## run A
// top_button_handler
module top_button_handler(
    input wire clk,
    input wire rst,
    input wire [3:0] btn,                
    input wire [3:0] sw_p,               
    input wire sw_au,                    
    input wire update_money,
    output reg [3:0] seg_0_data,         
    output reg [3:0] seg_1_data,         
    output reg [3:0] seg_2_data,         
    output reg [3:0] seg_3_data,          
    output wire rs, rw, en,
    output reg [3:0] led,
    output wire [7:0] data
);
    localparam SHOW_TIME = 62500;        
    localparam SHOW_STEP = 12500;        
    reg [7:0] product_count_ready[4:0];  
    reg [7:0] money;                
    reg [7:0] price[4:0];               
    reg [7:0] price_to_pay;                
    reg [7:0] unit;                
    reg [7:0] dozen;                
    reg [7:0] product_count_current;       
    reg [7:0] selected_product;            
    reg [3:0] flag_led;
    integer i;                           
    reg [127:0] lcd_line1;               
    reg [127:0] lcd_line2;                
    reg [31:0] counter;
    reg [1:0] flag_counter;
    reg [7:0] count_down;
    reg [7:0] pcc_n;                     
    reg [7:0] ptp_n;                     
    reg [7:0] unit_n;
    reg [7:0] dozen_n;
  ...
Settings: LEC_CHECK=0, CAP_MARGIN=40, CORE_MARGIN=2, CORE_UTILIZATION=28, CTS_CLUSTER_DIAMETER=355, GPL_ROUTABILITY_DRIVEN=0, MAX_ROUTING_LAYER=met4, SETUP_SLACK_MARGIN=3.39, SLEW_MARGIN=15; clock period 29.4 ns.
run.sh (not shown) runs the stock make flow with config.mk's settings and CLKGATE_MAP_FILE=.
In summary, run A completed successfully, with a layout that passed the timing, design-rule and antenna checks.
Inputs modified between run A and run B:
- ABC_AREA: unset -> 1
- CAP_MARGIN: 40 -> 20
- CORE_UTILIZATION: 28 -> 70
- CTS_CLUSTER_SIZE: unset -> 90
- MAX_ROUTING_LAYER: met4 -> unset
- CTS_CLUSTER_DIAMETER: 355 -> 379
- GPL_ROUTABILITY_DRIVEN: 0 -> unset
- SETUP_SLACK_MARGIN: 3.39 -> unset
- SLEW_MARGIN: 15 -> 20
- the clock period (ns, I/O delays scaled along): 29.4 -> 15.3
==> comparison <==
Run B failed in 5_1_grt with ODB-0269.
Min area enclosed by the die boundary across run A and run B: run B
Higher fraction of the mapped netlist area in compound gates goes to run A over run B.
[compare] base=run A new=run B: number of gates given a new drive strength after cts has increased, chip area in the Yosys report closely matched the old numbers, number of CTS-inserted buffers down 44, synthesized cell area neither gained nor lost much.
Input-level comparison between run C and run B:
- a deleted CTS_CLUSTER_DIAMETER that had been 379
- a deleted CTS_CLUSTER_SIZE that had been 90
- a change of SLEW_MARGIN from 20 to 15
- an added GPL_ROUTABILITY_DRIVEN of 0
- a change of CORE_UTILIZATION from 70 to 40
- an added SETUP_SLACK_MARGIN of -1.78
- a deleted ABC_AREA that had been 1
- a change of the clock period (ns, I/O delays scaled along) from 15.3 to 22.0
[summary]
- Delta (run C minus run B): number of placed instances, taps included shows a reduction of about 9%; cell area reported after detailed placement shows a reduction of 2300 µm²; simple-gate share of the synthesized area shows a reduction of 15 points; die height shows an increase of 75 µm.
- Both conditions hold for run C: the flow ran to the end and the final layout passed the timing, design-rule and antenna checks.
- Diff run B -> run C: CTS buffer count has increased, worst setup slack before clock tree synthesis has increased, sequential fraction of the synthesis area has remained practically unchanged, count of instances resized after the clock tree is built has decreased, cell total in the yosys stat output has decreased.
- The summed instance area of the synthesized netlist was comparable across run B and run C.
- A dominant kind of combinational cell of AND-OR/OR-AND gates is what run C shows, while simple AND/OR/NAND/NOR gates belongs to run B.

Starting RTL as in the previous note.
clock: 8.99 ns
lec_check: 0
abc_area: 0
cap_margin: 20
cell_pad_in_sites_global_placement: 0
core_aspect_ratio: 0.83
core_margin: 2
core_utilization: 72
cts_cluster_diameter: 246
cts_cluster_size: 24
gpl_routability_driven: 0
gpl_timing_driven: 1
max_routing_layer: met5
place_density: 0.64
slew_margin: 20
tns_end_percent: 90
The first run failed in global routing (5_1_grt).
Edit:
Settings changed: ABC_AREA 0 to default, CELL_PAD_IN_SITES_GLOBAL_PLACEMENT 0 to default, CORE_ASPECT_RATIO 0.83 to default, CORE_UTILIZATION 72 to 65, CTS_CLUSTER_DIAMETER 246 to default, CTS_CLUSTER_SIZE 24 to default, GPL_ROUTABILITY_DRIVEN 0 to default, GPL_TIMING_DRIVEN 1 to default, MAX_ROUTING_LAYER met5 to default, PLACE_DENSITY 0.64 to default, TNS_END_PERCENT 90 to default.
Clock period 8.99 ns to 14.5 ns, I/O delays scaled along.
With this change the flow ran to the end with violations: setup timing. Die area went up by about 10%. Area after synthesis does not change. Synthesized cell count stays the same.

== build 63 ==
Starting RTL as in the previous note.
clock: 33.1 ns
lec_check: 0
abc_area: 0
cap_margin: 20
cell_pad_in_sites_detail_placement: 2
core_margin: 2
core_utilization: 51
gpl_routability_driven: 1
gpl_timing_driven: 1
hold_slack_margin: -0.06
min_routing_layer: met1
place_density_lb_addon: 0.12
setup_slack_margin: 4.52
slew_margin: 25
The flow ended early for build 63: it failed with a tool error in 3_5_place_dp.
diff inputs: build 63 => build 89
==> flow/config.mk <==
export PLATFORM = sky130hd
export DESIGN_NAME = top_button_handler
export DESIGN_NICKNAME = top_button_handler
export VERILOG_FILES = /design/flow/design.v
export SDC_FILE = /design/flow/constraint.sdc
export NUM_CORES = 4
export LEC_CHECK = 0
export ABC_AREA = 1
export CAP_MARGIN = 20
export CORE_MARGIN = 2
export CORE_UTILIZATION = 70
export CTS_CLUSTER_DIAMETER = 30
export SETUP_SLACK_MARGIN = 4.02
export SLEW_MARGIN = 20
==> flow/constraint.sdc <==
create_clock -name core_clock -period 15.2 [get_ports {clk}]
set_input_delay 3.0400 -clock core_clock [delete_from_list [all_inputs] [get_ports {clk}]]
set_output_delay 3.0400 -clock core_clock [all_outputs]
set_load 0.01 [all_outputs]
Results
- Build 89: GRT-0232 in 5_1_grt -> run aborted
- Between build 89 and build 63, the share of synthesized registers carrying an async set or reset does not differ in any meaningful way.
- Compared with build 63, build 89 shows a simple logic cell fraction of the synthesized area that is 15 points higher.
- Summary of build 89 over build 63: area after synthesis saw little to no change; yosys synthesis chip area level.
Input changes introduced in build 32 (baseline for comparison: build 89):
diff --git a/flow/config.mk b/flow/config.mk
--- a/flow/config.mk
+++ b/flow/config.mk
@@ -10,5 +10,5 @@
 export CORE_MARGIN = 2
 export CORE_UTILIZATION = 70
-export CTS_CLUSTER_DIAMETER = 30
-export SETUP_SLACK_MARGIN = 4.02
+export CTS_CLUSTER_DIAMETER = 379
+export CTS_CLUSTER_SIZE = 21
 export SLEW_MARGIN = 20
==> flow/constraint.sdc <==
create_clock -name core_clock -period 15.3 [get_ports {clk}]
set_input_delay 3.0600 -clock core_clock [delete_from_list [all_inputs] [get_ports {clk}]]
set_output_delay 3.0600 -clock core_clock [all_outputs]
set_load 0.01 [all_outputs]
==> comparison <==
- Of build 89 and build 32, only build 89 never reached the final stage.
- Build 89 did not finish; a tool error ended it in 5_1_grt.
- The flow completed for build 32, but it is not clean: the layout still shows capacitance limit, slew limit, setup timing.
- The count of library flops with an enable pin on build 32 is in line with that on build 89.
- For total instance count after detailed placement, build 89 and build 32 come out practically identical.
- Worst slack at placement up 0.064 ns in build 32 wrt build 89
- Going from build 89 to build 32, simple-gate share of the synthesized area about even, number of buffers inserted to repair setup after CTS fell 77.
- Build 32 has placed cell area below what build 89 had.
What build 31 does differently from build 32 at the input level:
diff --git a/flow/config.mk b/flow/config.mk
--- a/flow/config.mk
+++ b/flow/config.mk
@@ -6,9 +6,7 @@
 export NUM_CORES = 4
 export LEC_CHECK = 0
-export ABC_AREA = 1
 export CAP_MARGIN = 20
 export CORE_MARGIN = 2
-export CORE_UTILIZATION = 70
-export CTS_CLUSTER_DIAMETER = 379
-export CTS_CLUSTER_SIZE = 21
+export CORE_UTILIZATION = 65
+export CTS_CLUSTER_DIAMETER = 267
 export SLEW_MARGIN = 20
==> flow/constraint.sdc <==
create_clock -name core_clock -period 15.0 [get_ports {clk}]
set_input_delay 3.0000 -clock core_clock [delete_from_list [all_inputs] [get_ports {clk}]]
set_output_delay 3.0000 -clock core_clock [all_outputs]
set_load 0.01 [all_outputs]
### Flow results
Build 31 finished all stages; however, its layout fails the closing checks, the failures being setup timing.
Build 32 → build 31: yosys synthesis chip area neither gained nor lost much, global placement routability congestion has decreased, number of placed cells counting well taps -7.9%.
Looking at start point of the critical path, the counter[26]$_DFFE_PP0P_ result is from build 32; the counter[28]$_DFFE_PP0P_ one comes from build 31.

Starting RTL as in the previous note.
make LEC_CHECK=0 ABC_AREA=1 CAP_MARGIN=15 CORE_MARGIN=2 CORE_UTILIZATION=72 CTS_CLUSTER_DIAMETER=98 CTS_CLUSTER_SIZE=19 SLEW_MARGIN=40 finish   # period 17.0 ns
Rerun with:
ABC_AREA = unset   (was 1)
CAP_MARGIN = 20   (was 15)
CORE_UTILIZATION = 40   (was 72)
CTS_CLUSTER_DIAMETER = unset   (was 98)
CTS_CLUSTER_SIZE = unset   (was 19)
SETUP_SLACK_MARGIN = 5.0   (was unset)
SLEW_MARGIN = 20   (was 40)
clock period = 21.0 ns   (was 17.0 ns; I/O delays follow)
Global-route usage falls by 14 points.
Cell count falls by 2.2%.
Worst setup slack gets better by 2.4 ns.
Cell area rises by 6.6%.
Core utilization falls by 34 points.
Via count falls by 3.6%.
Wire length rises by 7.5%.
Non-clock buffer count rises by 10.
Die size rises by 78%.
Rerun with:
ABC_AREA = 1   (was unset)
CAP_MARGIN = 15   (was 20)
CORE_UTILIZATION = 72   (was 40)
CTS_CLUSTER_DIAMETER = 263   (was unset)
SETUP_SLACK_MARGIN = unset   (was 5.0)
clock period = 17.0 ns   (was 21.0 ns; I/O delays follow)
The changed run completed and failed the layout checks on setup timing.
Setup slack degrades by 3.5 ns.
Maximum frequency goes up by 2.9%.
Die size decreases by 44%.
Wire length grows by 3.5%.
Cell count is higher by 3.4%.
Synthesized cell count is higher by 14%.
Global-route usage rose by 15 points.
Sequential share of layout area goes up by 0.68 points.
Hold slack gets worse by 0.0036 ns.
Synthesized area stays flat.
Rerun with:
ABC_AREA = unset   (was 1)
CAP_MARGIN = 20   (was 15)
CORE_UTILIZATION = 40   (was 72)
CTS_CLUSTER_DIAMETER = unset   (was 263)
clock period = 22.0 ns   (was 17.0 ns; I/O delays follow)
Effect: The changed run finished clean. Cell area drops by 6.1%. Routed wire length drops by 8.6%. Setup slack is better by 2.1 ns. Clock skew climbs by 0.017 ns.
Rerun with:
CAP_MARGIN = 10   (was 20)
CORE_MARGIN = 5   (was 2)
CTS_CLUSTER_DIAMETER = 109   (was unset)
HOLD_SLACK_MARGIN = -0.09   (was unset)
MIN_ROUTING_LAYER = met2   (was unset)
PLACE_DENSITY_LB_ADDON = 0.14   (was unset)
clock period = 25.5 ns   (was 22.0 ns; I/O delays follow)
Outcome: Setup slack gets better by 0.14 ns; utilization is lower by 0.74 points; count of clock-buffer cells in the layout came out higher by 5; final area drops slightly.
Rerun with:
ABC_AREA = 1   (was unset)
CAP_MARGIN = 20   (was 10)
CORE_MARGIN = 2   (was 5)
CORE_UTILIZATION = 70   (was 40)
CTS_CLUSTER_DIAMETER = unset   (was 109)
HOLD_SLACK_MARGIN = unset   (was -0.09)
MIN_ROUTING_LAYER = unset   (was met2)
PLACE_DENSITY_LB_ADDON = unset   (was 0.14)
SETUP_SLACK_MARGIN = 4.11   (was unset)
clock period = 22.3 ns   (was 25.5 ns; I/O delays follow)
Outcome: Count of clock-buffer cells in the layout falls by 21; sequential share of layout area came out lower by 0.13 points; routed wire length shrinks by about a fifth; synthesized area is about the same; non-clock buffer count came out higher by 37; core utilization came out higher by 34 points.
